===== flow/run.sh =====
#!/bin/bash
# the make line also repeats each setting of config.mk as NAME=value (left out here)
make -C /OpenROAD-flow-scripts/flow DESIGN_CONFIG=/design/flow/config.mk WORK_HOME=/design/flow/orfs CLKGATE_MAP_FILE= finish

===== flow/config.mk =====
export PLATFORM = sky130hd
export DESIGN_NAME = life16
export DESIGN_NICKNAME = life16
export VERILOG_FILES = /design/flow/design.v
export SDC_FILE = /design/flow/constraint.sdc
export NUM_CORES = 4
export LEC_CHECK = 0
export CAP_MARGIN = 20
export CORE_ASPECT_RATIO = 0.69
export CORE_MARGIN = 2
export CORE_UTILIZATION = 72
export CTS_CLUSTER_SIZE = 10
export PLACE_DENSITY_LB_ADDON = 0.0
export SLEW_MARGIN = 20

===== flow/constraint.sdc =====
create_clock -name core_clock -period 4.09 [get_ports {clk}]
set_input_delay 0.8180 -clock core_clock [delete_from_list [all_inputs] [get_ports {clk}]]
set_output_delay 0.8180 -clock core_clock [all_outputs]
set_load 0.01 [all_outputs]

===== flow/design.v =====
module life16(
    input clk,
    input load,
    input [255:0] data,
    output reg [255:0] q);
reg [3:0] sum;    
always @(posedge clk) begin
    if (load) begin q <= data; end
    else begin
        for (integer count = 0 ; count < 256 ; count++) begin
        if (count == 0) begin
            sum = q[1] + q[15] + q[16] + q[17] + q[31] + q[240] + q[241] +  q[255]; 
        end else if (count == 15) begin
            sum = q[14] + q[16] + q[0] + q[31] + q[240] + q[254] + q[30]  + q[255];
        end else if (count == 240) begin
            sum = q[0] + q[1] + q[15] + q[239] + q[241] + q[224] + q[225] + q[255];
        end else if (count == 255) begin
            sum = q[0] + q[14] +  q[15] + q[224] + q[238] + q[240] + q[239] + q[254];
        end else if (count > 0 && count < 15) begin
            sum = q[count -1] + q[count +1] + q[count +16] + q[count +15] + q[count +17] + q[count + 240] + q[count +239] + q[count +241];
        end else if (count % 16 == 0) begin 
            sum = q[count -1] + q[count +1] + q[count +15] + q[count +16] + q[count +17] + q[count -15] + q[count -16] + q[count +31];
        end else if (count % 16 == 15)  begin
            sum = q[count -1] + q[count +1] + q[count +15] + q[count -15]  + q[count +16] + q[count -16] + q[count -17]  + q[count -31];
        end else if (count > 240 && count < 255) begin
            sum = q[count -1] + q[count +1] + q[count - 15] + q[count - 16] + q[count - 17] + q[count - 240] + q[count - 241] + q[count - 239];
        end else begin
            sum = q[count -1] + q[count +1] + q[count -15] + q[count -16]  + q[count -17] + q[count +15] + q[count +16] + q[count +17];
        end
        if ((sum == 0 || sum == 1) || (sum >= 4)) begin
         	q[count] <= 0;
    	end else if (sum == 3) begin
         	q[count] <= 1;
    	end
    end
    end
end
endmodule

==> impl_metrics.py, run 1 <==
# Physical implementation metrics
metrics = {
    "place": {
        "place.gp.congestion": 1.006,
        "hpwl_um": 134600,
        "place_inst": 7595,
        "placed_area_mm2": 0.06567,
        "port_buffers": 513,
    },
    "logic_synthesis": {
        "flop_cell": "edfxtp_1",
        "synth-compound-area-share": 0.02290,
        "ys_top_logic_family": "adder cells",
        "ys_cells": 5687,
        "postSynthCellCount": 5687,
        "most_common_cell": "inv_1",
        "ys_warn_count": 1,
        "top_area_frac": 0.3618,
        "synthTopCellsByCount": "inv_1, fa_1, ha_1",
        "area_leaders": "fa_1, ha_1, edfxtp_1",
        "ys_seq_share": 0.1358,
        "ys_sh_adder": 0.5316,
        "avgSynthCellArea_um2": 9.953,
        "fp_nets": 7736,
        "edf_count": 256,
        "xor_share": 0,
        "synth_flops": 256,
        "async_reset_ff_frac": 0,
        "ys_sh_mux": 0.04527,
        "yosys.area_share.simple": 0.1184,
        "synth_cell_types": 15,
        "syn-cell-area_mm2": 0.05660,
        "largest_area_cell": "fa_1",
        "yosysChipArea_mm2": 0.05660,
    },
    "detailed_routing": {
        "firstDrtPassIters": 6,
        "wl_per_cell_um": 21.19,
        "drt-total-wl_um": 164300,
        "ant_nets": 0,
        "antenna_cells": 0,
        "route.vias.total": 44712,
        "drc": 0,
        "via_per_inst": 5.764,
        "drtIter0Drc": 3442,
    },
    "finish": {
        "final_area_mm2": 0.06833,
        "stdcell_count": 7757,
        "nNetsFinal": 8735,
        "area_growth_pct": 20.73,
    },
    "setup_path": {
        "worstPathArrival_ps": 4520,
        "cp_max_fo": 6,
        "rrSetupSlack_ps": -70,
        "path_class": "reg2reg",
        "cpMaxStageDelayCell": "fa_1",
        "crit_end": "q[208]$_DFFE_PP_",
        "critPathLaunch": "q[193]$_DFFE_PP_",
        "worstPathRequired_ps": 4450,
        "cp_num_buf_inv": 4,
        "crit_top_cell": "fa_1",
        "cp_top_family": "adder cells",
        "r2r_end": "q[208]$_DFFE_PP_",
        "cp.depth": 12,
        "slowest_delay_ps": 550,
        "cp-end-kind": "register",
        "start_kind": "register",
        "crit_chain": "clkinvlp_4 -> buf_4 -> fa_1 -> fa_1 -> fa_1 -> inv_1 -> ha_1 -> inv_1 -> fa_1 -> nor4b_2 -> a21oi_1 -> or3_1",
        "reg2regPathDepth": 12,
        "r2r-start": "q[193]$_DFFE_PP_",
    },
    "sta": {
        "period_needed_ps": 4161,
        "whs_ps": 753.0,
        "hold_viol_final": 0,
        "skew_ps": 12.94,
        "timing.final.max_slew_violations": 0,
        "fin_ws_ps": -70.78,
        "tightestPinTransition_ps": 812.8,
        "post-route-period-util": 1.017,
        "rsz0062_at_grt": "true",
        "setup-tns-final_ps": -185.1,
        "finalSetupViolations": 6,
        "slew-limit-headroom": 0.4581,
        "fmax_ghz": 0.2403,
    },
    "run_status": {
        "so_faults": "negative setup slack",
        "status": "failed layout checks",
    },
    "clock_tree": {
        "hold_buffers": 0,
        "cts_num_sinks": 256,
        "cts_root_buf": "clkbuf_16",
        "numCtsBuffers": 37,
        "clock_latency_ps": 600,
        "clockBufferDepth": 3,
        "ctsHtreeMaxLevel": 2,
        "clkTransAtPathRegs_ps": 70,
        "cts_tree": "done",
    },
    "grt": {
        "track_usage": 0.4024,
        "grt_max_degree": 85,
        "antenna_found_initial": 3,
        "grt_overflow_total": 0,
        "grt_pass1_vias": 47279,
        "grt_pass1_wl_um": 249100,
    },
    "die": {
        "die_x_um": 341.5,
        "chipHeight_um": 236.9,
        "ios": 514,
        "core-area_mm2": 0.07796,
        "dieArea_mm2": 0.08091,
        "rows": 85,
        "fp_util": 0.7261,
    },
    "min_path": {
        "hp-start": "q[61]$_DFFE_PP_",
        "hold_depth": 2,
        "hold_end": "q[76]$_DFFE_PP_",
        "hold_path.class": "reg2reg",
    },
    "flow_run": {
        "warnings": 27,
        "drv_cap": 0,
    },
}
## what timing repair did
item | CTS | global route
pin swaps | 1 | 26
gates resized | 2 | 206
buffers inserted | 3 | 93
cloned | 0 | 0
endpoints found under the setup margin | 3 | 154
## routing by layer
| metal | part of all wire | up-vias | wire, µm | global-route usage |
|---|---|---|---|---|
| met4 | 0.053 | 6 | 8756 | 0.1830 |
| li1 | - | 19683 | - | - |
| met3 | 0.10 | 547 | 17230 | 0.09417 |
| met2 | 0.47 | 2187 | 76780 | 0.6372 |
| met1 | 0.37 | 22289 | 61540 | 0.5316 |
| met5 | 0.00021 | - | 34 | 0 |
## layout make-up
cell class	count	area, µm²
Sequential cell	256	7687
Inverter	2047	7916
Clock buffer	55	1036
Tap cell	1044	1306
Clock inverter	11	51.30
Timing Repair Buffer	1017	9144
Multi-Input combinational cell	3327	41190
Fill cell	3957	9623
## through the flow
step                        util  setup WS, ps
final                     0.8766        -70.78
after detailed placement  0.8424        -40.56
after CTS                 0.8567         1.730
after global placement    0.8424         78.63
after global routing      0.8766        -165.0
after floorplan                -         249.1
==> inputs of run 2 (changes only) <==
CELL_PAD_IN_SITES_GLOBAL_PLACEMENT = 0   (was default)
CORE_ASPECT_RATIO = 1.7   (was 0.69)
CORE_UTILIZATION = 55   (was 72)
CTS_CLUSTER_SIZE = 87   (was 10)
GPL_ROUTABILITY_DRIVEN = 0   (was default)
GPL_TIMING_DRIVEN = 1   (was default)
HOLD_SLACK_MARGIN = 0.15   (was default)
MAX_ROUTING_LAYER = met4   (was default)
PLACE_DENSITY_LB_ADDON = default   (was 0.0)
SLEW_MARGIN = 0   (was 20)
TNS_END_PERCENT = 55   (was default)
clock period = 3.63 ns   (was 4.09 ns; I/O delays follow)
==> run 2 against run 1 <==
Still fails the layout checks on negative setup slack. Sequential cell count unchanged. Area after synthesis did not move. Critical path depth unchanged. Clock skew grew 22 ps. Sequential share of layout area is 1.2 points lower. Cell count grew 12%. Non-clock buffer count is 667 higher. Register-to-register slack got worse by 240 ps.
==> impl_metrics.py, run 2 <==
# Physical implementation metrics
metrics = {
    "sta": {
        "skew_ps": 35.41,
        "hold_viol_final": 0,
        "fmax_ghz": 0.2535,
        "fin_ws_ps": -315.5,
        "finalSetupViolations": 298,
        "period_needed_ps": 3946,
        "post-route-period-util": 1.087,
        "rsz0062_at_grt": "true",
        "tightestPinTransition_ps": 567.5,
        "timing.final.max_slew_violations": 0,
        "slew-limit-headroom": 0.6217,
    },
    "min_path": {
        "hold_path.class": "in2reg",
        "hold_depth": 2,
        "hold_end": "q[87]$_DFFE_PP_",
        "hp-start": "load",
    },
    "logic_synthesis": {
        "area_leaders": "fa_1, ha_1, edfxtp_1",
        "syn-cell-area_mm2": 0.05660,
        "yosysChipArea_mm2": 0.05660,
        "fp_nets": 7736,
        "postSynthCellCount": 5687,
        "ys_cells": 5687,
        "ys_sh_adder": 0.5316,
        "synth_cell_types": 15,
        "yosys.area_share.simple": 0.1184,
        "avgSynthCellArea_um2": 9.953,
        "flop_cell": "edfxtp_1",
        "most_common_cell": "inv_1",
        "largest_area_cell": "fa_1",
        "ys_seq_share": 0.1358,
        "ys_warn_count": 1,
        "edf_count": 256,
        "synth-compound-area-share": 0.02290,
        "ys_sh_mux": 0.04527,
        "synthTopCellsByCount": "inv_1, fa_1, ha_1",
        "xor_share": 0,
        "async_reset_ff_frac": 0,
        "top_area_frac": 0.3618,
        "synth_flops": 256,
        "ys_top_logic_family": "adder cells",
    },
    "setup_path": {
        "r2r_end": "q[145]$_DFFE_PP_",
        "cp-end-kind": "register",
        "cp_max_fo": 4,
        "worstPathRequired_ps": 3990,
        "cp.depth": 12,
        "crit_chain": "clkinvlp_4 -> buf_6 -> fa_1 -> fa_1 -> fa_1 -> inv_1 -> ha_2 -> inv_2 -> fa_1 -> nor4b_2 -> a21oi_1 -> or3_1",
        "crit_end": "q[145]$_DFFE_PP_",
        "cp_top_family": "adder cells",
        "reg2regPathDepth": 12,
        "cpMaxStageDelayCell": "fa_1",
        "cp_num_buf_inv": 4,
        "worstPathArrival_ps": 4300,
        "path_class": "reg2reg",
        "critPathLaunch": "q[129]$_DFFE_PP_",
        "r2r-start": "q[129]$_DFFE_PP_",
        "crit_top_cell": "fa_1",
        "slowest_delay_ps": 570,
        "rrSetupSlack_ps": -320,
        "start_kind": "register",
    },
    "detailed_routing": {
        "drtIter0Drc": 1834,
        "drc": 0,
        "drt-total-wl_um": 167700,
        "ant_nets": 0,
        "via_per_inst": 5.217,
        "route.vias.total": 45379,
        "firstDrtPassIters": 5,
        "wl_per_cell_um": 19.27,
    },
    "clock_tree": {
        "numCtsBuffers": 37,
        "clock_latency_ps": 600,
        "cts_root_buf": "clkbuf_16",
        "cts_num_sinks": 256,
        "clkTransAtPathRegs_ps": 60,
        "cts_tree": "done",
        "clockBufferDepth": 3,
        "hold_buffers": 0,
        "ctsHtreeMaxLevel": 2,
    },
    "run_status": {
        "status": "failed layout checks",
        "so_faults": "negative setup slack",
    },
    "grt": {
        "grt-busiest-layer": "met2",
        "gr-usage-met1": 0.3793,
        "grt_pass1_wl_um": 261200,
        "grt_max_degree": 76,
        "met2_usage": 0.5745,
        "grt_overflow_total": 0,
        "met3_usage": 0.03185,
        "grt_pass1_vias": 49642,
        "antenna_found_initial": 1,
        "track_usage": 0.3325,
    },
    "place": {
        "hpwl_um": 140300,
        "port_buffers": 513,
        "placed_area_mm2": 0.07069,
        "place_inst": 8280,
    },
    "flow_run": {
        "drv_cap": 0,
        "warnings": 30,
    },
    "finish": {
        "final_area_mm2": 0.07645,
        "stdcell_count": 8699,
        "nNetsFinal": 9402,
        "flop_area_mm2": 0.007687,
        "area_growth_pct": 35.07,
        "fill_cells": 7576,
        "logic_area_mm2": 0.04308,
    },
    "die": {
        "fp_util": 0.5537,
        "rows": 153,
        "ios": 514,
        "die_x_um": 250.0,
        "dieArea_mm2": 0.1056,
        "core-area_mm2": 0.1022,
        "chipHeight_um": 422.3,
    },
}
## run 2: cell type report
cell class | count | area share
Antenna cell | 2 | 0.00006547
Clock buffer | 48 | 0.01265
Clock inverter | 18 | 0.001751
Inverter | 2047 | 0.1072
Multi-Input combinational cell | 3327 | 0.5635
Sequential cell | 256 | 0.1006
Tap cell | 1317 | 0.02155
Timing Repair Buffer | 1684 | 0.1927
## run 2: metrics by stage
step / TNS [ps] / worst slack, ps / util / hold slack (ps)
6_report: -30480 / -315.5 / 0.7478 / 696.8
5_1_grt: -89160 / -455.6 / 0.7478 / 689.9
4_1_cts: -30230 / -266.0 / 0.7286 / 667.4
3_5_place_dp: -38590 / -290.6 / 0.6915 / 782.3
3_3_place_gp: -22300 / -211.0 / 0.6915 / 779.8
2_1_floorplan: -25220 / -181.4 / - / 748.5
## run 2: what timing repair did
action,CTS,global route
pin swaps,255,237
setup buffers,226,187
setup endpoints to repair,363,484
cloned,0,0
resized,309,330
## run 2: routing by layer
metal,up-vias,part of all wire
met4,0,0.068
met1,22820,0.38
met3,395,0.042
met2,1131,0.51
met5,-,0
li1,21033,-
==> inputs of run 3 (changes only) <==
CELL_PAD_IN_SITES_GLOBAL_PLACEMENT = default   (was 0)
CORE_ASPECT_RATIO = default   (was 1.7)
CORE_UTILIZATION = 72   (was 55)
CTS_CLUSTER_SIZE = default   (was 87)
GPL_ROUTABILITY_DRIVEN = default   (was 0)
GPL_TIMING_DRIVEN = default   (was 1)
HOLD_SLACK_MARGIN = default   (was 0.15)
MAX_ROUTING_LAYER = default   (was met4)
PLACE_DENSITY = 0.37   (was default)
SLEW_MARGIN = 20   (was 0)
TNS_END_PERCENT = 10   (was 55)
clock period = 3.34 ns   (was 3.63 ns; I/O delays follow)
==> run 3 against run 2 <==
The flow now stops in 5_1_grt. Die size shrank 23%. Synthesized cell count is the same. Area after synthesis is the same.
==> impl_metrics.py, run 3 <==
# Physical implementation metrics
metrics = {
    "run_status": {
        "status": "stopped before the end",
        "failed_stage": "5_1_grt",
        "error_line": "[ERROR GRT-0232] Routing congestion too high. Check the congestion heatmap in the GUI.",
    },
    "logic_synthesis": {
        "ys_top_logic_family": "adder cells",
        "ys_sh_adder": 0.5316,
        "most_common_cell": "inv_1",
        "ys_warn_count": 1,
        "postSynthCellCount": 5687,
        "edf_count": 256,
        "synthTopCellsByCount": "inv_1, fa_1, ha_1",
        "avgSynthCellArea_um2": 9.953,
        "largest_area_cell": "fa_1",
        "synth-compound-area-share": 0.02290,
        "ys_cells": 5687,
        "area_leaders": "fa_1, ha_1, edfxtp_1",
        "async_reset_ff_frac": 0,
        "ys_sh_mux": 0.04527,
        "fp_nets": 7736,
        "ys_seq_share": 0.1358,
        "synth_cell_types": 15,
        "flop_cell": "edfxtp_1",
        "synth_flops": 256,
        "syn-cell-area_mm2": 0.05660,
        "xor_share": 0,
        "yosys.area_share.simple": 0.1184,
        "yosysChipArea_mm2": 0.05660,
        "top_area_frac": 0.3618,
    },
    "clock_tree": {
        "hold_buffers": 0,
        "numCtsBuffers": 39,
        "ctsHtreeMaxLevel": 2,
        "cts_num_sinks": 256,
        "clockBufferDepth": 3,
        "cts_root_buf": "clkbuf_16",
    },
    "place": {
        "place_inst": 8073,
        "place.gp.congestion": 0.9682,
        "placed_area_mm2": 0.07024,
        "hpwl_um": 145700,
        "port_buffers": 513,
    },
    "die": {
        "dieArea_mm2": 0.08087,
        "fp_util": 0.7294,
        "ios": 514,
        "die_x_um": 284.4,
        "core-area_mm2": 0.07759,
        "chipHeight_um": 284.4,
        "rows": 102,
    },
    "grt": {
        "grt_overflow_total": 1079,
        "track_usage": 0.8765,
    },
}
## run 3: routing by layer
metal	global-route usage	GRT overflow
met5	0.4375	4
met3	0.7569	36
met4	0.9716	390
met1	0.8351	16
met2	1.014	633
## run 3: through the flow
stage / setup TNS [ps] / hold slack, ps / worst slack, ps
CTS: -205950 / 702.8 / -666.3
global placement: -151510 / 762.7 / -521.2
detailed placement: -221580 / 789.7 / -839.5
floorplan: -147720 / 748.5 / -471.5
## run 3: repair_timing
action / 4_1_cts
resized: 322
endpoints found under the setup margin: 512
buffers inserted: 70
pin swaps: 128
gates cloned: 0
==> inputs of run 4 (changes only) <==
CTS_CLUSTER_DIAMETER = 351   (was default)
CTS_CLUSTER_SIZE = 96   (was default)
SETUP_SLACK_MARGIN = -0.29   (was default)
clock period = 3.05 ns   (was 3.34 ns; I/O delays follow)
==> run 4 against run 3 <==
The flow again stops in 5_1_grt. Area after synthesis unchanged. Die size unchanged. Synthesized cell count unchanged.
==> impl_metrics.py, run 4 <==
# Physical implementation metrics
metrics = {
    "run_status": {
        "status": "stopped before the end",
        "failed_stage": "5_1_grt",
        "error_line": "[ERROR GRT-0116] Global routing finished with congestion. Check the congestion regions in the DRC Viewer.",
    },
    "logic_synthesis": {
        "syn-cell-area_mm2": 0.05660,
        "synth_flops": 256,
        "ys_top_logic_family": "adder cells",
        "postSynthCellCount": 5687,
        "top_area_frac": 0.3618,
        "avgSynthCellArea_um2": 9.953,
        "ys_warn_count": 1,
        "synth-compound-area-share": 0.02290,
        "yosys.area_share.simple": 0.1184,
        "largest_area_cell": "fa_1",
        "async_reset_ff_frac": 0,
        "synth_cell_types": 15,
        "ys_sh_adder": 0.5316,
        "area_leaders": "fa_1, ha_1, edfxtp_1",
        "most_common_cell": "inv_1",
        "synthTopCellsByCount": "inv_1, fa_1, ha_1",
        "ys_sh_mux": 0.04527,
        "edf_count": 256,
        "yosysChipArea_mm2": 0.05660,
        "fp_nets": 7736,
        "ys_cells": 5687,
        "ys_seq_share": 0.1358,
        "xor_share": 0,
        "flop_cell": "edfxtp_1",
    },
    "die": {
        "core-area_mm2": 0.07759,
        "die_x_um": 284.4,
        "rows": 102,
        "fp_util": 0.7294,
        "ios": 514,
        "dieArea_mm2": 0.08087,
        "chipHeight_um": 284.4,
    },
    "clock_tree": {
        "cts_num_sinks": 256,
        "hold_buffers": 0,
        "cts_root_buf": "clkbuf_16",
        "clockBufferDepth": 3,
        "ctsHtreeMaxLevel": 1,
        "numCtsBuffers": 6,
    },
    "place": {
        "port_buffers": 513,
        "hpwl_um": 168300,
        "place.gp.congestion": 0.9698,
    },
    "grt": {
        "grt_overflow_total": 786,
        "track_usage": 0.8575,
    },
}
-- run 4: repair_timing --
item | in CTS
setup endpoints to repair | 512
resized | 365
setup buffers | 92
pin swaps | 127
-- run 4: per-layer routing --
layer,GRT overflow,GRT usage
met1,23,0.8280
met2,451,0.9907
met3,24,0.7750
met4,282,0.8603
met5,6,0.4744
-- run 4: stage by stage --
step / util / cells / setup slack (ps) / instance area (µm²)
after floorplan: - / 5687 / -761.5 / 57110
after detailed placement: 0.9356 / 8365 / -1074 / 72590
after global placement: 0.9356 / 8365 / -778.9 / 72590
after CTS: 0.9630 / 8464 / -953.3 / 74730
==> inputs of run 5 (changes only) <==
CORE_UTILIZATION = 70   (was 72)
CTS_CLUSTER_DIAMETER = default   (was 351)
CTS_CLUSTER_SIZE = 36   (was 96)
PLACE_DENSITY = default   (was 0.37)
SETUP_SLACK_MARGIN = default   (was -0.29)
TNS_END_PERCENT = default   (was 10)
clock period = 4.13 ns   (was 3.05 ns; I/O delays follow)
==> run 5 against run 4 <==
The layout now fails its checks (negative setup slack). Die size rose by 2.8%. Synthesized cell count stayed put. Area after synthesis did not move.
==> impl_metrics.py, run 5 <==
# Physical implementation metrics
metrics = {
    "detailed_routing": {
        "via_per_inst": 5.632,
        "route.vias.total": 43509,
        "drc": 0,
        "drtIter0Drc": 2939,
        "ant_nets": 0,
        "firstDrtPassIters": 5,
        "wl_per_cell_um": 20.02,
        "antenna_cells": 0,
        "drt-total-wl_um": 154600,
    },
    "setup_path": {
        "crit_top_cell": "fa_1",
        "cp-end-kind": "register",
        "slowest_delay_ps": 500,
        "reg2regPathDepth": 12,
        "r2r-start": "q[178]$_DFFE_PP_",
        "cp_max_fo": 5,
        "cpMaxStageDelayCell": "fa_1",
        "r2r_end": "q[179]$_DFFE_PP_",
        "critPathLaunch": "q[178]$_DFFE_PP_",
        "cp_top_family": "adder cells",
        "crit_chain": "clkinvlp_4 -> buf_4 -> fa_1 -> fa_1 -> fa_1 -> inv_1 -> ha_1 -> inv_1 -> fa_1 -> nor4b_1 -> a21oi_1 -> or3_1",
        "cp_num_buf_inv": 4,
        "rrSetupSlack_ps": -7,
        "cp.depth": 12,
        "worstPathRequired_ps": 4470,
        "path_class": "reg2reg",
        "crit_end": "q[179]$_DFFE_PP_",
        "start_kind": "register",
        "worstPathArrival_ps": 4470,
    },
    "logic_synthesis": {
        "yosysChipArea_mm2": 0.05660,
        "ys_top_logic_family": "adder cells",
        "yosys.area_share.simple": 0.1184,
        "synthTopCellsByCount": "inv_1, fa_1, ha_1",
        "fp_nets": 7736,
        "largest_area_cell": "fa_1",
        "ys_sh_adder": 0.5316,
        "most_common_cell": "inv_1",
        "ys_cells": 5687,
        "area_leaders": "fa_1, ha_1, edfxtp_1",
        "synth_flops": 256,
        "async_reset_ff_frac": 0,
        "avgSynthCellArea_um2": 9.953,
        "postSynthCellCount": 5687,
        "ys_warn_count": 1,
        "ys_sh_mux": 0.04527,
        "synth-compound-area-share": 0.02290,
        "edf_count": 256,
        "ys_seq_share": 0.1358,
        "flop_cell": "edfxtp_1",
        "xor_share": 0,
        "synth_cell_types": 15,
        "syn-cell-area_mm2": 0.05660,
        "top_area_frac": 0.3618,
    },
    "place": {
        "port_buffers": 513,
        "place.gp.congestion": 0.9504,
        "hpwl_um": 129500,
    },
    "sta": {
        "setup-tns-final_ps": -6.519,
        "hold_viol_final": 0,
        "period_needed_ps": 4137,
        "skew_ps": 20.29,
        "fmax_ghz": 0.2417,
        "tightestPinTransition_ps": 876.5,
        "fin_ws_ps": -6.519,
        "timing.final.max_slew_violations": 0,
        "post-route-period-util": 1.002,
        "finalSetupViolations": 1,
        "slew-limit-headroom": 0.4157,
    },
    "grt": {
        "grt_max_degree": 89,
        "antenna_found_initial": 2,
        "grt_overflow_total": 0,
        "grt_pass1_vias": 46410,
        "track_usage": 0.3770,
        "grt_pass1_wl_um": 239500,
    },
    "flow_run": {
        "warnings": 28,
        "drv_cap": 0,
    },
    "finish": {
        "area_growth_pct": 19.53,
        "nNetsFinal": 8683,
    },
    "clock_tree": {
        "numCtsBuffers": 41,
        "clockBufferDepth": 3,
        "cts_tree": "done",
        "hold_buffers": 0,
        "clock_latency_ps": 590,
        "cts_root_buf": "clkbuf_16",
        "clkTransAtPathRegs_ps": 60,
        "cts_num_sinks": 256,
        "ctsHtreeMaxLevel": 2,
    },
    "run_status": {
        "status": "failed layout checks",
        "so_faults": "negative setup slack",
    },
    "min_path": {
        "hold_depth": 2,
        "hold_path.class": "reg2reg",
        "hp-start": "q[90]$_DFFE_PP_",
        "hold_end": "q[105]$_DFFE_PP_",
    },
    "die": {
        "rows": 104,
        "dieArea_mm2": 0.08315,
        "core-area_mm2": 0.08029,
        "chipHeight_um": 288.4,
        "ios": 514,
        "fp_util": 0.7050,
        "die_x_um": 288.4,
    },
}
## run 5: area by class of cell
cell class | count | area, µm²
repair buffers | 961 | 8657
multi-input cells | 3327 | 40910
flip-flops and latches | 256 | 7687
inverters | 2047 | 7845
clock inverters | 16 | 96.34
fillers | 4707 | 12630
clock buffers | 58 | 1132
well taps | 1060 | 1326
## run 5: what timing repair did
action                     in CTS  in global routing
buffers inserted                0                 75
setup endpoints to repair       1                 78
pin swaps                       0                  4
gates resized                   1                105
## run 5: routing by layer
| layer | routed length (µm) | vias to the layer above | global-route usage |
|---|---|---|---|
| met5 | 12 | - | 0 |
| met4 | 9868 | 2 | 0.1982 |
| met3 | 11880 | 478 | 0.05577 |
| met2 | 74890 | 1720 | 0.6377 |
| met1 | 57990 | 21732 | 0.4723 |
| li1 | - | 19577 | - |
## run 5: per-stage QoR
step           worst slack [ps]  utilization  instance area (µm²)  instances  hold slack (ps)
3_5_place_dp              54.40       0.8148                65410       7576            720.1
2_1_floorplan             289.1            -                56600       5687            748.5
6_report                 -6.519       0.8426                67650       7725            724.4
4_1_cts                   13.59       0.8301                66650       7650            731.7
5_1_grt                  -72.54       0.8426                67650       7725            750.9
3_3_place_gp              181.4       0.8148                65410       7576            708.2
==> inputs of run 6 (changes only) <==
CAP_MARGIN = 35   (was 20)
CELL_PAD_IN_SITES_GLOBAL_PLACEMENT = 0   (was default)
CORE_UTILIZATION = 71   (was 70)
CTS_CLUSTER_SIZE = 14   (was 36)
GPL_TIMING_DRIVEN = 1   (was default)
SETUP_SLACK_MARGIN = 1.01   (was default)
SLEW_MARGIN = 0   (was 20)
clock period = 1.42 ns   (was 4.13 ns; I/O delays follow)
==> run 6 against run 5 <==
The run now fails in 4_1_cts. Synthesized cell count unchanged. Area after synthesis unchanged. Die size decreased by 1.4%.
==> impl_metrics.py, run 6 <==
# Physical implementation metrics
metrics = {
    "logic_synthesis": {
        "top_area_frac": 0.3618,
        "flop_cell": "edfxtp_1",
        "ys_sh_adder": 0.5316,
        "area_leaders": "fa_1, ha_1, edfxtp_1",
        "synth_cell_types": 15,
        "ys_top_logic_family": "adder cells",
        "postSynthCellCount": 5687,
        "ys_warn_count": 1,
        "ys_sh_mux": 0.04527,
        "ys_cells": 5687,
        "fp_nets": 7736,
        "edf_count": 256,
        "yosys.area_share.simple": 0.1184,
        "synth-compound-area-share": 0.02290,
        "most_common_cell": "inv_1",
        "xor_share": 0,
        "synth_flops": 256,
        "largest_area_cell": "fa_1",
        "syn-cell-area_mm2": 0.05660,
        "synthTopCellsByCount": "inv_1, fa_1, ha_1",
        "yosysChipArea_mm2": 0.05660,
        "avgSynthCellArea_um2": 9.953,
        "ys_seq_share": 0.1358,
        "async_reset_ff_frac": 0,
    },
    "run_status": {
        "failed_stage": "4_1_cts",
        "error_line": "[ERROR DPL-0033] detailed placement checks failed during check placement.",
        "status": "stopped before the end",
    },
    "die": {
        "dieArea_mm2": 0.08199,
        "core-area_mm2": 0.07900,
        "ios": 514,
        "fp_util": 0.7165,
        "chipHeight_um": 286.3,
        "rows": 103,
        "die_x_um": 286.3,
    },
    "place": {
        "place.gp.congestion": 0.9799,
        "hpwl_um": 173900,
        "placed_area_mm2": 0.07422,
        "port_buffers": 513,
        "place_inst": 8407,
    },
}
## run 6: through the flow
stage / setup WS (ps) / hold slack (ps)
after floorplan: -2391 / 528.3
after global placement: -2360 / 706.1
after detailed placement: -2618 / 730.1
==> inputs of run 7 (changes only) <==
CORE_UTILIZATION = 70   (was 71)
clock period = 1.73 ns   (was 1.42 ns; I/O delays follow)
==> run 7 against run 6 <==
Die size rose by 1.4%. Synthesized cell count did not move. Area after synthesis did not move. The flow stops in 5_1_grt.
==> impl_metrics.py, run 7 <==
# Physical implementation metrics
metrics = {
    "logic_synthesis": {
        "ys_sh_adder": 0.5316,
        "edf_count": 256,
        "yosys.area_share.simple": 0.1184,
        "largest_area_cell": "fa_1",
        "top_area_frac": 0.3618,
        "synth_cell_types": 15,
        "ys_cells": 5687,
        "avgSynthCellArea_um2": 9.953,
        "synth_flops": 256,
        "syn-cell-area_mm2": 0.05660,
        "ys_seq_share": 0.1358,
        "synth-compound-area-share": 0.02290,
        "most_common_cell": "inv_1",
        "async_reset_ff_frac": 0,
        "fp_nets": 7736,
        "ys_top_logic_family": "adder cells",
        "synthTopCellsByCount": "inv_1, fa_1, ha_1",
        "xor_share": 0,
        "flop_cell": "edfxtp_1",
        "yosysChipArea_mm2": 0.05660,
        "ys_warn_count": 1,
        "postSynthCellCount": 5687,
        "ys_sh_mux": 0.04527,
        "area_leaders": "fa_1, ha_1, edfxtp_1",
    },
    "clock_tree": {
        "ctsHtreeMaxLevel": 2,
        "cts_root_buf": "clkbuf_16",
        "numCtsBuffers": 39,
        "clockBufferDepth": 3,
        "cts_num_sinks": 256,
    },
    "place": {
        "place.gp.congestion": 1.023,
        "hpwl_um": 161100,
        "place_inst": 8403,
        "pre_cts_slack_ps": -2374,
        "port_buffers": 513,
    },
    "grt": {
        "track_usage": 0.8733,
        "grt_overflow_total": 889,
    },
    "die": {
        "fp_util": 0.7050,
        "core-area_mm2": 0.08029,
        "die_x_um": 288.4,
        "chipHeight_um": 288.4,
        "ios": 514,
        "rows": 104,
        "dieArea_mm2": 0.08315,
    },
    "run_status": {
        "status": "stopped before the end",
        "error_line": "[ERROR GRT-0116] Global routing finished with congestion. Check the congestion regions in the DRC Viewer.",
        "failed_stage": "5_1_grt",
    },
}
-- run 7: repair_timing --
action	4_1_cts
hold buffers	0
gates resized	255
setup buffers	167
setup endpoints to repair	768
pin swaps	186
gates cloned	0
endpoints found under the hold margin	0
-- run 7: per-stage QoR --
stage,utilization,setup TNS (ps),instance area (µm²)
2_1_floorplan,-,-913250,58660
3_3_place_gp,0.9218,-934740,74010
3_5_place_dp,0.9218,-1014090,74010
4_1_cts,0.9661,-1127430,77570
-- run 7: routing by layer --
layer,GRT usage,GRT overflow
met5,0.4619,7
met1,0.8376,28
met3,0.7739,59
met4,0.9323,344
met2,1.004,451
==> inputs of run 8 (changes only) <==
CAP_MARGIN = 5   (was 35)
CORE_UTILIZATION = 72   (was 70)
CTS_CLUSTER_DIAMETER = 360   (was default)
CTS_CLUSTER_SIZE = 34   (was 14)
PLACE_DENSITY = 0.64   (was default)
SETUP_SLACK_MARGIN = 0.83   (was 1.01)
SLEW_MARGIN = 10   (was 0)
clock period = 4.29 ns   (was 1.73 ns; I/O delays follow)
==> run 8 against run 7 <==
The run again fails in 5_1_grt. Area after synthesis unchanged. Die size fell by 2.7%. Synthesized cell count did not move.
==> impl_metrics.py, run 8 <==
# Physical implementation metrics
metrics = {
    "die": {
        "chipHeight_um": 284.4,
        "rows": 102,
        "fp_util": 0.7294,
        "core-area_mm2": 0.07759,
        "dieArea_mm2": 0.08087,
        "ios": 514,
        "die_x_um": 284.4,
    },
    "logic_synthesis": {
        "top_area_frac": 0.3618,
        "postSynthCellCount": 5687,
        "ys_top_logic_family": "adder cells",
        "flop_cell": "edfxtp_1",
        "synth_cell_types": 15,
        "edf_count": 256,
        "yosysChipArea_mm2": 0.05660,
        "fp_nets": 7736,
        "largest_area_cell": "fa_1",
        "ys_warn_count": 1,
        "ys_cells": 5687,
        "synth_flops": 256,
        "avgSynthCellArea_um2": 9.953,
        "xor_share": 0,
        "async_reset_ff_frac": 0,
        "ys_seq_share": 0.1358,
        "area_leaders": "fa_1, ha_1, edfxtp_1",
        "synth-compound-area-share": 0.02290,
        "syn-cell-area_mm2": 0.05660,
        "ys_sh_mux": 0.04527,
        "most_common_cell": "inv_1",
        "synthTopCellsByCount": "inv_1, fa_1, ha_1",
        "yosys.area_share.simple": 0.1184,
        "ys_sh_adder": 0.5316,
    },
    "place": {
        "hpwl_um": 130000,
        "placed_area_mm2": 0.06534,
        "port_buffers": 513,
        "pre_cts_slack_ps": 209.3,
        "place.gp.congestion": 0.9509,
    },
    "clock_tree": {
        "hold_buffers": 0,
        "ctsHtreeMaxLevel": 1,
        "clockBufferDepth": 3,
        "cts_num_sinks": 256,
        "cts_root_buf": "clkbuf_16",
        "numCtsBuffers": 11,
    },
    "grt": {
        "track_usage": 0.9680,
        "grt_overflow_total": 4618,
    },
    "run_status": {
        "status": "stopped before the end",
        "error_line": "[ERROR GRT-0232] Routing congestion too high. Check the congestion heatmap in the GUI.",
        "failed_stage": "5_1_grt",
    },
}
## run 8: metrics by stage
stage | hold WS (ps) | utilization | cells
after global placement | 750.9 | 0.8421 | 7261
after detailed placement | 765.9 | 0.8421 | 7261
after floorplan | 748.5 | - | 5687
after CTS | 870.7 | 0.9145 | 7887
## run 8: timing repair
action	CTS
gates resized	280
pin swaps	381
setup endpoints to repair	508
buffers inserted	614
## run 8: layer usage
layer,track usage,GRT overflow
met3,0.7761,91
met2,1.191,3293
met4,1.121,1154
met1,0.8817,73
met5,0.4500,7
==> inputs of run 9 (changes only) <==
CAP_MARGIN = 20   (was 5)
CELL_PAD_IN_SITES_GLOBAL_PLACEMENT = default   (was 0)
CORE_UTILIZATION = 68   (was 72)
CTS_CLUSTER_DIAMETER = 376   (was 360)
CTS_CLUSTER_SIZE = default   (was 34)
GPL_TIMING_DRIVEN = default   (was 1)
PLACE_DENSITY = 0.38   (was 0.64)
SETUP_SLACK_MARGIN = default   (was 0.83)
SLEW_MARGIN = 20   (was 10)
clock period = 3.16 ns   (was 4.29 ns; I/O delays follow)
==> run 9 against run 8 <==
Now fails the layout checks on negative setup slack. Synthesized cell count is the same. Die size up 5.8%. Area after synthesis is the same.
==> impl_metrics.py, run 9 <==
# Physical implementation metrics
metrics = {
    "logic_synthesis": {
        "ys_seq_share": 0.1358,
        "syn-cell-area_mm2": 0.05660,
        "ys_sh_adder": 0.5316,
        "top_area_frac": 0.3618,
        "synth_flops": 256,
        "synth_cell_types": 15,
        "ys_cells": 5687,
        "postSynthCellCount": 5687,
        "synthTopCellsByCount": "inv_1, fa_1, ha_1",
        "ys_top_logic_family": "adder cells",
        "most_common_cell": "inv_1",
        "flop_cell": "edfxtp_1",
        "synth-compound-area-share": 0.02290,
        "ys_warn_count": 1,
        "yosysChipArea_mm2": 0.05660,
        "async_reset_ff_frac": 0,
        "edf_count": 256,
        "fp_nets": 7736,
        "avgSynthCellArea_um2": 9.953,
        "yosys.area_share.simple": 0.1184,
        "largest_area_cell": "fa_1",
        "area_leaders": "fa_1, ha_1, edfxtp_1",
        "ys_sh_mux": 0.04527,
        "xor_share": 0,
    },
    "finish": {
        "nNetsFinal": 9328,
        "post-route-util": 0.9212,
        "area_growth_pct": 33.85,
        "fill_cells": 3150,
        "final_area_mm2": 0.07576,
        "stdcell_count": 8373,
    },
    "detailed_routing": {
        "firstDrtPassIters": 7,
        "drc": 0,
        "via_per_inst": 5.919,
        "drt-total-wl_um": 196500,
        "antenna_cells": 0,
        "ant_nets": 0,
        "drtIter0Drc": 3819,
        "route.vias.total": 49558,
        "wl_per_cell_um": 23.47,
    },
    "clock_tree": {
        "numCtsBuffers": 40,
        "ctsHtreeMaxLevel": 2,
        "cts_num_sinks": 256,
        "clockBufferDepth": 3,
        "clkTransAtPathRegs_ps": 60,
        "cts_tree": "done",
        "clock_latency_ps": 610,
        "cts_root_buf": "clkbuf_16",
    },
    "die": {
        "dieArea_mm2": 0.08556,
        "chipHeight_um": 292.5,
        "core-area_mm2": 0.08224,
        "die_x_um": 292.5,
        "fp_util": 0.6882,
        "rows": 105,
        "ios": 514,
    },
    "sta": {
        "post-route-period-util": 1.355,
        "whs_ps": 665.8,
        "skew_ps": 22.17,
        "finalSetupViolations": 512,
        "fin_ws_ps": -1120,
        "period_needed_ps": 4280,
        "fmax_ghz": 0.2336,
        "tightestPinTransition_ps": 689.4,
        "timing.final.max_slew_violations": 0,
        "rsz0062_at_grt": "true",
        "hold_viol_final": 0,
        "slew-limit-headroom": 0.5404,
        "setup-tns-final_ps": -306370,
    },
    "setup_path": {
        "path_class": "reg2reg",
        "cp.depth": 12,
        "crit_chain": "inv_4 -> buf_12 -> fa_1 -> fa_1 -> fa_1 -> inv_1 -> ha_1 -> inv_1 -> fa_1 -> nor3b_1 -> a21oi_1 -> or3_1",
        "cp_max_fo": 3,
        "worstPathRequired_ps": 3500,
        "cpMaxStageDelayCell": "fa_1",
        "rrSetupSlack_ps": -1120,
        "crit_top_cell": "fa_1",
        "worstPathArrival_ps": 4620,
        "r2r_end": "q[156]$_DFFE_PP_",
        "r2r-start": "q[155]$_DFFE_PP_",
        "critPathLaunch": "q[155]$_DFFE_PP_",
        "crit_end": "q[156]$_DFFE_PP_",
        "cp-end-kind": "register",
        "reg2regPathDepth": 12,
        "slowest_delay_ps": 750,
        "start_kind": "register",
        "cp_num_buf_inv": 4,
        "cp_top_family": "adder cells",
    },
    "grt": {
        "grt_pass1_wl_um": 276000,
        "grt_overflow_total": 0,
        "grt_pass1_vias": 53220,
        "track_usage": 0.4207,
        "grt_max_degree": 72,
        "antenna_found_initial": 2,
    },
    "flow_run": {
        "warnings": 31,
        "drv_cap": 0,
    },
    "min_path": {
        "hold_end": "q[78]$_DFFE_PP_",
        "hp-start": "load",
        "hold_depth": 2,
        "hold_path.class": "in2reg",
    },
    "run_status": {
        "so_faults": "negative setup slack",
        "status": "failed layout checks",
    },
    "place": {
        "place.gp.congestion": 0.9679,
        "port_buffers": 513,
        "pre_cts_slack_ps": -857.7,
        "placed_area_mm2": 0.07191,
        "hpwl_um": 141200,
        "place_inst": 8113,
    },
}
==> run 9: layer usage <==
metal	global-route usage	part of all wire	up-vias
met1	0.4880	0.33	24463
li1	-	-	20903
met4	0.2979	0.10	2
met2	0.7138	0.48	3005
met5	0	0.000056	-
met3	0.06928	0.095	1185
==> run 9: layout make-up <==
| class | instances | area, µm² | area share |
|---|---|---|---|
| Clock buffer | 52 | 1067 | 0.01409 |
| Clock inverter | 14 | 80.08 | 0.001057 |
| Inverter | 2047 | 8329 | 0.1099 |
| Multi-Input combinational cell | 3327 | 43320 | 0.5717 |
| Sequential cell | 256 | 7687 | 0.1015 |
| Tap cell | 1070 | 1339 | 0.01767 |
| Timing Repair Buffer | 1607 | 13940 | 0.1840 |
==> run 9: what timing repair did <==
item	4_1_cts	5_1_grt
gates resized	117	207
hold buffers	0	0
gates cloned	0	0
pin swaps	159	129
buffers inserted	114	92
setup endpoints to repair	512	512
==> inputs of run 10 (changes only) <==
ABC_AREA = 1   (was default)
CORE_UTILIZATION = 70   (was 68)
CTS_CLUSTER_DIAMETER = default   (was 376)
PLACE_DENSITY = default   (was 0.38)
SETUP_SLACK_MARGIN = 0.04   (was default)
clock period = 2.15 ns   (was 3.16 ns; I/O delays follow)
==> run 10 against run 9 <==
Still fails the layout checks on negative setup slack. Sequential cell count stayed put. Critical path depth increased by 2. Maximum frequency is 5.6% lower. Cell area rose by 1.3%. Count of clock-buffer cells in the layout rose by 2. Non-clock buffer count rose by 27. Via count increased by 18%. Clock skew grew 11 ps. Critical endpoint is now q[25]$_DFFE_PP_.
==> impl_metrics.py, run 10 <==
# Physical implementation metrics
metrics = {
    "logic_synthesis": {
        "yosysChipArea_mm2": 0.05868,
        "postSynthCellCount": 7207,
        "async_reset_ff_frac": 0,
        "edf_count": 256,
        "xor_share": 0,
        "syn-cell-area_mm2": 0.05868,
        "ys_top_logic_family": "adder cells",
        "avgSynthCellArea_um2": 8.142,
        "fp_nets": 9256,
        "most_common_cell": "inv_1",
        "ys_seq_share": 0.1310,
        "ys_warn_count": 1,
        "largest_area_cell": "fa_1",
        "yosys.area_share.simple": 0.1863,
        "synth-compound-area-share": 0,
        "ys_sh_adder": 0.5128,
        "ys_sh_mux": 0,
        "area_leaders": "fa_1, ha_1, inv_1",
        "synth_flops": 256,
        "synth_cell_types": 12,
        "flop_cell": "edfxtp_1",
        "top_area_frac": 0.3490,
        "synthTopCellsByCount": "inv_1, nand2_1, fa_1, ha_1, nor2_1",
        "ys_cells": 7207,
    },
    "flow_run": {
        "warnings": 32,
        "drv_cap": 0,
    },
    "setup_path": {
        "cp.depth": 14,
        "cp_top_family": "adder cells",
        "cp-end-kind": "register",
        "r2r_end": "q[25]$_DFFE_PP_",
        "cp_max_fo": 3,
        "cpMaxStageDelayCell": "fa_1",
        "cp_num_buf_inv": 6,
        "crit_end": "q[25]$_DFFE_PP_",
        "rrSetupSlack_ps": -2380,
        "worstPathArrival_ps": 4900,
        "path_class": "reg2reg",
        "slowest_delay_ps": 890,
        "crit_top_cell": "fa_1",
        "r2r-start": "q[8]$_DFFE_PP_",
        "crit_chain": "inv_4 -> buf_4 -> buf_6 -> fa_1 -> fa_1 -> fa_1 -> inv_2 -> ha_4 -> inv_4 -> fa_1 -> nor2_2 -> nand2_1 -> inv_2 -> nand3b_1",
        "worstPathRequired_ps": 2520,
        "reg2regPathDepth": 14,
        "start_kind": "register",
        "critPathLaunch": "q[8]$_DFFE_PP_",
    },
    "die": {
        "die_x_um": 293.5,
        "chipHeight_um": 293.5,
        "ios": 514,
        "core-area_mm2": 0.08329,
        "dieArea_mm2": 0.08615,
        "rows": 106,
        "fp_util": 0.7045,
    },
    "clock_tree": {
        "numCtsBuffers": 40,
        "cts_root_buf": "clkbuf_16",
        "clock_latency_ps": 630,
        "cts_tree": "done",
        "cts_num_sinks": 256,
        "ctsHtreeMaxLevel": 2,
        "clkTransAtPathRegs_ps": 70,
        "clockBufferDepth": 3,
    },
    "sta": {
        "finalSetupViolations": 654,
        "period_needed_ps": 4532,
        "post-route-period-util": 2.108,
        "skew_ps": 33.57,
        "setup-tns-final_ps": -673800,
        "fmax_ghz": 0.2207,
        "tightestPinTransition_ps": 654.5,
        "slew-limit-headroom": 0.5626,
        "hold_viol_final": 0,
        "rsz0062_at_grt": "true",
        "timing.final.max_slew_violations": 0,
        "whs_ps": 311.8,
        "fin_ws_ps": -2382,
    },
    "finish": {
        "area_growth_pct": 30.74,
        "fill_cells": 3247,
        "nNetsFinal": 10875,
        "final_area_mm2": 0.07671,
    },
    "grt": {
        "track_usage": 0.4452,
        "antenna_found_initial": 26,
        "grt_max_degree": 58,
        "grt_pass1_vias": 58435,
        "grt_pass1_wl_um": 293800,
        "grt_overflow_total": 0,
    },
    "detailed_routing": {
        "ant_nets": 0,
        "wl_per_cell_um": 22.77,
        "route.vias.total": 58364,
        "drc": 0,
        "drt-total-wl_um": 226400,
        "drtIter0Drc": 6529,
        "firstDrtPassIters": 12,
        "via_per_inst": 5.870,
    },
    "run_status": {
        "so_faults": "negative setup slack",
        "status": "failed layout checks",
    },
    "place": {
        "placed_area_mm2": 0.07257,
        "place.gp.congestion": 0.9630,
        "port_buffers": 513,
        "hpwl_um": 146300,
    },
    "min_path": {
        "hold_end": "q[241]$_DFFE_PP_",
        "hold_path.class": "in2reg",
        "hold_depth": 3,
        "hp-start": "load",
    },
}
==> run 10: metal layers <==
layer  routed length, µm  share of wire  up-vias  track usage
met5                 543         0.0024        -            0
met3               30240           0.13     2149      0.08986
li1                    -              -    24004            -
met2               99220           0.44     4986       0.7293
met1               69200           0.31    27189       0.5088
met4               27230           0.12       36       0.3610
==> run 10: area by class of cell <==
class,count,area (µm²),area share
antenna,15,37.54,0.0004893
clock buffer,54,1075,0.01401
clock inverter,9,36.28,0.0004730
inverter,2535,10140,0.1322
multi-input combinational,4359,41800,0.5449
sequential,256,7687,0.1002
tap,1080,1351,0.01761
timing repair buffer,1634,14590,0.1902
==> run 10: through the flow <==
step,setup WS [ps],utilization,std cells
3_5_place_dp,-1365,0.8712,9633
2_1_floorplan,-1240,-,7207
6_report,-2382,0.9210,9942
4_1_cts,-1355,0.9026,9827
3_3_place_gp,-1247,0.8712,9633
5_1_grt,-2274,0.9207,9931
==> run 10: repair_timing <==
action / CTS / global route
gates resized: 201 / 274
pin swaps: 146 / 163
cloned: 0 / 0
buffers inserted: 131 / 107
setup endpoints to repair: 680 / 740
hold buffers: 0 / 0
==> inputs of run 11 (changes only) <==
ABC_AREA = default   (was 1)
CORE_UTILIZATION = 40   (was 70)
SETUP_SLACK_MARGIN = -0.29   (was 0.04)
clock period = 4.43 ns   (was 2.15 ns; I/O delays follow)
==> run 11 against run 10 <==
Now clean on timing, DRC and antenna. Register-to-register slack improved by 2700 ps. Critical path depth fell by 3. Area after synthesis down 3.5%. Via count fell by 29%. Count of clock-buffer cells in the layout rose by 5. Clock skew down 19 ps. Critical path type unchanged.
==> impl_metrics.py, run 11 <==
# Physical implementation metrics
metrics = {
    "die": {
        "core-area_mm2": 0.1411,
        "die_x_um": 380.2,
        "ios": 514,
        "rows": 138,
        "fp_util": 0.4012,
        "chipHeight_um": 380.2,
        "dieArea_mm2": 0.1445,
    },
    "flow_run": {
        "warnings": 26,
        "drv_cap": 0,
    },
    "logic_synthesis": {
        "synth_flops": 256,
        "ys_sh_adder": 0.5316,
        "yosys.area_share.simple": 0.1184,
        "flop_cell": "edfxtp_1",
        "postSynthCellCount": 5687,
        "fp_nets": 7736,
        "ys_seq_share": 0.1358,
        "synthTopCellsByCount": "inv_1, fa_1, ha_1",
        "most_common_cell": "inv_1",
        "synth_cell_types": 15,
        "avgSynthCellArea_um2": 9.953,
        "ys_cells": 5687,
        "area_leaders": "fa_1, ha_1, edfxtp_1",
        "ys_top_logic_family": "adder cells",
        "top_area_frac": 0.3618,
        "ys_sh_mux": 0.04527,
        "xor_share": 0,
        "yosysChipArea_mm2": 0.05660,
        "syn-cell-area_mm2": 0.05660,
        "edf_count": 256,
        "ys_warn_count": 1,
        "async_reset_ff_frac": 0,
        "synth-compound-area-share": 0.02290,
        "largest_area_cell": "fa_1",
    },
    "detailed_routing": {
        "ant_nets": 0,
        "firstDrtPassIters": 5,
        "drtIter0Drc": 2328,
        "wl_per_cell_um": 19.33,
        "drc": 0,
        "via_per_inst": 4.932,
        "route.vias.total": 41457,
        "drt-total-wl_um": 162400,
    },
    "finish": {
        "nNetsFinal": 8535,
        "fill_cells": 13325,
        "flop_area_mm2": 0.007687,
        "post-route-util": 0.4760,
        "area_growth_pct": 18.63,
        "logic_area_mm2": 0.04065,
    },
    "run_status": {
        "status": "complete, no violations",
    },
    "setup_path": {
        "cp_num_buf_inv": 3,
        "cp_top_family": "adder cells",
        "cp.depth": 11,
        "reg2regPathDepth": 11,
        "cp_max_fo": 6,
        "critPathLaunch": "q[8]$_DFFE_PP_",
        "worstPathRequired_ps": 4800,
        "worstPathArrival_ps": 4510,
        "r2r-start": "q[8]$_DFFE_PP_",
        "crit_top_cell": "fa_1",
        "slowest_delay_ps": 510,
        "rrSetupSlack_ps": 290,
        "path_class": "reg2reg",
        "cpMaxStageDelayCell": "fa_1",
        "cp-end-kind": "register",
        "start_kind": "register",
        "crit_end": "q[249]$_DFFE_PP_",
        "r2r_end": "q[249]$_DFFE_PP_",
        "crit_chain": "inv_1 -> fa_1 -> fa_1 -> fa_1 -> inv_1 -> ha_1 -> inv_1 -> fa_1 -> nor4b_1 -> a21oi_1 -> or3_1",
    },
    "clock_tree": {
        "numCtsBuffers": 45,
        "clockBufferDepth": 3,
        "cts_num_sinks": 256,
        "cts_root_buf": "clkbuf_16",
        "cts_tree": "done",
        "post_cts_buffers": 0,
        "ctsHtreeMaxLevel": 2,
        "hold_buffers": 0,
        "ctsResizeCount": 0,
        "clkTransAtPathRegs_ps": 60,
        "clock_latency_ps": 630,
    },
    "sta": {
        "post-route-period-util": 0.9356,
        "rsz0062_at_grt": "false",
        "finalSetupViolations": 0,
        "period_needed_ps": 4145,
        "skew_ps": 14.43,
        "hold_viol_final": 0,
        "setup-tns-final_ps": 0,
        "timing.final.max_slew_violations": 0,
        "tightestPinTransition_ps": 783.5,
        "fmax_ghz": 0.2413,
        "slew-limit-headroom": 0.4777,
    },
    "grt": {
        "antenna_found_initial": 4,
        "grt_pass1_vias": 45068,
        "track_usage": 0.2303,
        "grt_pass1_wl_um": 256100,
        "grt_overflow_total": 0,
        "grt_max_degree": 78,
    },
    "min_path": {
        "hold_depth": 2,
        "hold_end": "q[2]$_DFFE_PP_",
        "hp-start": "q[17]$_DFFE_PP_",
        "hold_path.class": "reg2reg",
    },
    "place": {
        "port_buffers": 513,
        "hpwl_um": 142200,
        "place.gp.congestion": 0.8868,
    },
}
-- run 11: layer usage --
layer / global-route usage / wire length [µm]
met5: 0 / 22
met3: 0.03189 / 7807
met2: 0.3941 / 78710
met4: 0.07518 / 6034
met1: 0.3003 / 69860
-- run 11: final cells by class --
| type | count | share of cell area |
|---|---|---|
| clock buffer | 59 | 0.01755 |
| timing repair buffer | 809 | 0.1108 |
| clock inverter | 16 | 0.002106 |
| sequential | 256 | 0.1145 |
| multi-input combinational | 3327 | 0.6054 |
| antenna | 1 | 0.00003727 |
| tap | 1890 | 0.03522 |
| inverter | 2047 | 0.1144 |
-- run 11: metrics by stage --
step                      setup slack (ps)  hold slack, ps  cell area, µm²  std cells
final                                285.4           735.9           67150       8405
after global routing                 59.20           779.2           67140       8404
after global placement               365.5           712.2           65820       8329
after CTS                            281.3           740.1           67140       8404
after detailed placement             296.3           730.2           65820       8329
after floorplan                      589.1           748.5           56600       5687
==> inputs of run 12 (changes only) <==
CORE_UTILIZATION = 68   (was 40)
CTS_CLUSTER_SIZE = 99   (was default)
PLACE_DENSITY = 0.38   (was default)
SETUP_SLACK_MARGIN = default   (was -0.29)
TNS_END_PERCENT = 10   (was default)
clock period = 3.06 ns   (was 4.43 ns; I/O delays follow)
==> run 12 against run 11 <==
Now fails the layout checks on negative setup slack. Synthesized cell count unchanged. Cell area grew 15%. First-iteration DRC count increased by 140%. Maximum frequency fell by 9.2%. Non-clock buffer count grew 1061. Highest routed layer unchanged.
==> impl_metrics.py, run 12 <==
# Physical implementation metrics
metrics = {
    "die": {
        "dieArea_mm2": 0.08556,
        "fp_util": 0.6882,
        "die_x_um": 292.5,
        "core-area_mm2": 0.08224,
        "chipHeight_um": 292.5,
        "rows": 105,
        "ios": 514,
    },
    "logic_synthesis": {
        "syn-cell-area_mm2": 0.05660,
        "area_leaders": "fa_1, ha_1, edfxtp_1",
        "ys_top_logic_family": "adder cells",
        "fp_nets": 7736,
        "top_area_frac": 0.3618,
        "yosys.area_share.simple": 0.1184,
        "edf_count": 256,
        "flop_cell": "edfxtp_1",
        "largest_area_cell": "fa_1",
        "ys_sh_mux": 0.04527,
        "synth-compound-area-share": 0.02290,
        "avgSynthCellArea_um2": 9.953,
        "synthTopCellsByCount": "inv_1, fa_1, ha_1",
        "synth_cell_types": 15,
        "postSynthCellCount": 5687,
        "most_common_cell": "inv_1",
        "ys_cells": 5687,
        "yosysChipArea_mm2": 0.05660,
        "ys_seq_share": 0.1358,
        "async_reset_ff_frac": 0,
        "xor_share": 0,
        "synth_flops": 256,
        "ys_sh_adder": 0.5316,
        "ys_warn_count": 1,
    },
    "sta": {
        "skew_ps": 25.99,
        "hold_viol_final": 0,
        "setup-tns-final_ps": -417940,
        "rsz0062_at_grt": "true",
        "fin_ws_ps": -1502,
        "finalSetupViolations": 512,
        "timing.final.max_slew_violations": 0,
        "tightestPinTransition_ps": 796.2,
        "fmax_ghz": 0.2192,
        "slew-limit-headroom": 0.4676,
        "period_needed_ps": 4562,
        "post-route-period-util": 1.491,
    },
    "grt": {
        "grt_overflow_total": 0,
        "grt_pass1_wl_um": 291200,
        "grt_max_degree": 63,
        "grt_pass1_vias": 56078,
        "track_usage": 0.4446,
        "antenna_found_initial": 20,
    },
    "place": {
        "pre_cts_slack_ps": -951.5,
        "port_buffers": 513,
        "place.gp.congestion": 0.9734,
        "placed_area_mm2": 0.07256,
        "hpwl_um": 142900,
    },
    "finish": {
        "fill_cells": 2581,
        "logic_area_mm2": 0.04289,
        "final_area_mm2": 0.07719,
        "post-route-util": 0.9386,
        "nNetsFinal": 9592,
        "area_growth_pct": 36.38,
        "flop_area_mm2": 0.007687,
    },
    "detailed_routing": {
        "via_per_inst": 6.347,
        "drt-total-wl_um": 234700,
        "route.vias.total": 54837,
        "firstDrtPassIters": 9,
        "ant_nets": 0,
        "drc": 0,
        "drtIter0Drc": 5589,
        "wl_per_cell_um": 27.16,
    },
    "clock_tree": {
        "cts_num_sinks": 256,
        "cts_tree": "done",
        "cts_root_buf": "clkbuf_16",
        "ctsHtreeMaxLevel": 2,
        "clockBufferDepth": 3,
        "clkTransAtPathRegs_ps": 60,
        "clock_latency_ps": 640,
        "numCtsBuffers": 41,
        "hold_buffers": 0,
    },
    "setup_path": {
        "path_class": "reg2reg",
        "cp_top_family": "adder cells",
        "r2r_end": "q[188]$_DFFE_PP_",
        "rrSetupSlack_ps": -1500,
        "crit_top_cell": "fa_1",
        "cp_num_buf_inv": 5,
        "worstPathRequired_ps": 3440,
        "slowest_delay_ps": 820,
        "cpMaxStageDelayCell": "edfxtp_1",
        "start_kind": "register",
        "worstPathArrival_ps": 4940,
        "critPathLaunch": "q[204]$_DFFE_PP_",
        "crit_chain": "inv_2 -> buf_6 -> buf_4 -> fa_1 -> fa_1 -> inv_1 -> ha_1 -> inv_1 -> fa_1 -> nor4b_2 -> a21oi_1 -> or3_1",
        "cp_max_fo": 4,
        "crit_end": "q[188]$_DFFE_PP_",
        "cp-end-kind": "register",
        "cp.depth": 12,
        "r2r-start": "q[204]$_DFFE_PP_",
        "reg2regPathDepth": 12,
    },
    "min_path": {
        "hold_path.class": "in2reg",
        "hp-start": "load",
        "hold_end": "q[81]$_DFFE_PP_",
        "hold_depth": 2,
    },
    "run_status": {
        "status": "failed layout checks",
        "so_faults": "negative setup slack",
    },
    "flow_run": {
        "warnings": 31,
        "drv_cap": 0,
    },
}
==> run 12: routing by layer <==
layer  share of wire  track usage  vias up
met2            0.45       0.7390     4955
met1            0.29       0.4936    26141
li1                -            -    21430
met3            0.14      0.09310     2275
met5          0.0018            0        -
met4            0.12       0.3689       36
==> run 12: repair_timing <==
| action | 4_1_cts | 5_1_grt |
|---|---|---|
| setup buffers | 88 | 82 |
| gates resized | 288 | 322 |
| setup endpoints to repair | 512 | 512 |
| pin swaps | 141 | 174 |
==> run 12: per-stage QoR <==
| step | cells | hold slack (ps) |
|---|---|---|
| floorplan | 5687 | 748.5 |
| global placement | 8404 | 760.1 |
| detailed placement | 8404 | 788.2 |
| CTS | 8556 | 582.9 |
| global route | 8635 | 600.0 |
| finish | 8640 | 612.4 |
==> run 12: cell type report <==
| type | count | share of cell area |
|---|---|---|
| Timing Repair Buffer | 1870 | 0.2092 |
| Antenna cell | 6 | 0.0001945 |
| Clock inverter | 13 | 0.0007132 |
| Inverter | 2047 | 0.1035 |
| Sequential cell | 256 | 0.09959 |
| Multi-Input combinational cell | 3327 | 0.5557 |
| Tap cell | 1070 | 0.01734 |
| Clock buffer | 51 | 0.01378 |
